==> job 6893 <==
Design algorithm_top, start of the top module:
module algorithm_top (
  input  logic                 clk,
  input  logic                 rst_n,
  input  logic                 s_valid,
  output logic                 s_ready,
  input  params_pkg::in_t      s_data,
  output logic                 m_valid,
  input  logic                 m_ready,
  output params_pkg::out_t     m_data
);
export LEC_CHECK = 0
export CAP_MARGIN = 10
export CELL_PAD_IN_SITES_DETAIL_PLACEMENT = 2
export CORE_ASPECT_RATIO = 0.65
export CORE_MARGIN = 2
export CORE_UTILIZATION = 33
export CTS_CLUSTER_DIAMETER = 397
export GPL_ROUTABILITY_DRIVEN = 1
export PLACE_DENSITY_LB_ADDON = 0.11
export SETUP_SLACK_MARGIN = -0.03
export SLEW_MARGIN = 15
create_clock -name core_clock -period 7.65 [get_ports {clk}]
run.sh (not shown) runs the stock make flow with config.mk's settings and CLKGATE_MAP_FILE=.
==> inputs of job 5534, as changes to job 6893 <==
Settings changed: CAP_MARGIN 10 to 20, CELL_PAD_IN_SITES_DETAIL_PLACEMENT 2 to unset, CORE_ASPECT_RATIO 0.65 to 0.72, CORE_UTILIZATION 33 to 72, CTS_CLUSTER_DIAMETER 397 to 317, PLACE_DENSITY_LB_ADDON 0.11 to unset, SETUP_SLACK_MARGIN -0.03 to -0.41.
==> flow/constraint.sdc (replaced) <==
create_clock -name core_clock -period 4.09 [get_ports {clk}]
set_input_delay 0.8180 -clock core_clock [delete_from_list [all_inputs] [get_ports {clk}]]
set_output_delay 0.8180 -clock core_clock [all_outputs]
set_load 0.01 [all_outputs]
==> inputs of job 9645, as changes to job 6893 <==
Settings changed: CAP_MARGIN 10 to 40, CELL_PAD_IN_SITES_DETAIL_PLACEMENT 2 to unset, CORE_ASPECT_RATIO 0.65 to unset, CORE_UTILIZATION 33 to 72, CTS_CLUSTER_DIAMETER 397 to 320, CTS_CLUSTER_SIZE set to 15, GPL_ROUTABILITY_DRIVEN 1 to unset, PLACE_DENSITY_LB_ADDON 0.11 to 0.0, SETUP_SLACK_MARGIN -0.03 to 0.22, SLEW_MARGIN 15 to 20.
==> flow/constraint.sdc (replaced) <==
create_clock -name core_clock -period 1.57 [get_ports {clk}]
set_input_delay 0.3140 -clock core_clock [delete_from_list [all_inputs] [get_ports {clk}]]
set_output_delay 0.3140 -clock core_clock [all_outputs]
set_load 0.01 [all_outputs]
==> results.sh <==
# flow metrics
export IMPL_status="timing/DRC/antenna clean"
export IMPL_setup_ws_ps=1740
export IMPL_die_area_um2=238000
export IMPL_routed_via_density=4.96
export IMPL_core_um2=231000
export IMPL_worstPathMaxFanout=25
export IMPL_sh_seq_area_pct=26.8
export IMPL_initCoreUtil_pct=33.3
export IMPL_design_area_um2=85000
export IMPL_hold_class="reg -> reg"
export IMPL_syn_to_final_growth_pct=10.2
export IMPL_n_clock_buffer=129
export IMPL_crit_end="u_core.stage_prod_reg[10][21]"
export IMPL_fin_cells=10800
export IMPL_routed_wl_met3_um=11000
export IMPL_wl_um=233000
export IMPL_worstHoldStart="u_core.stage_prod_reg[1][1]"
export IMPL_antenna_found_initial=44
Source of the figures above: job 6893

==> results.sh <==
# flow metrics
export IMPL_crit_end="u_core.stage_prod_reg[13][23]"
export IMPL_design_area_um2=91700
export IMPL_setup_viol_count_final=113
export IMPL_die_area_um2=110000
export IMPL_setup_ws_ps=-936
export IMPL_core_um2=106000
export IMPL_wl_um=211000
export IMPL_antenna_found_initial=11
export IMPL_failed_checks="setup timing"
export IMPL_sh_seq_area_pct=24.9
export IMPL_n_clock_buffer=116
export IMPL_routed_via_density=5.96
export IMPL_drtIter0Drc=4793
export IMPL_status="finished with violations"
export IMPL_initCoreUtil_pct=72.9
export IMPL_hold_class="in -> async"
Source of the figures above: job 5534

==> results.sh <==
# physical design summary
export IMPL_status="stopped before the end"
export IMPL_stop_stage="global routing"
export IMPL_error="[ERROR GRT-0116] Global routing finished with congestion. Check the congestion regions in the DRC Viewer."
export IMPL_logic_family="adder cells"
export IMPL_ff_type="dfrtp_1"
export IMPL_initCoreUtil_pct=72.3
export IMPL_die_y_um=331
export IMPL_cts_num_sinks=909
export IMPL_largest_area_cell="dfrtp_1"
export IMPL_synthCells=7508
export IMPL_core_um2=107000
export IMPL_grt_use_met1_pct=74.9
export IMPL_aoi_share_pct=11.6
export IMPL_overflow=379
export IMPL_die_area_um2=110000
export IMPL_met3_usage_pct=57.2
Source of the figures above: job 9645

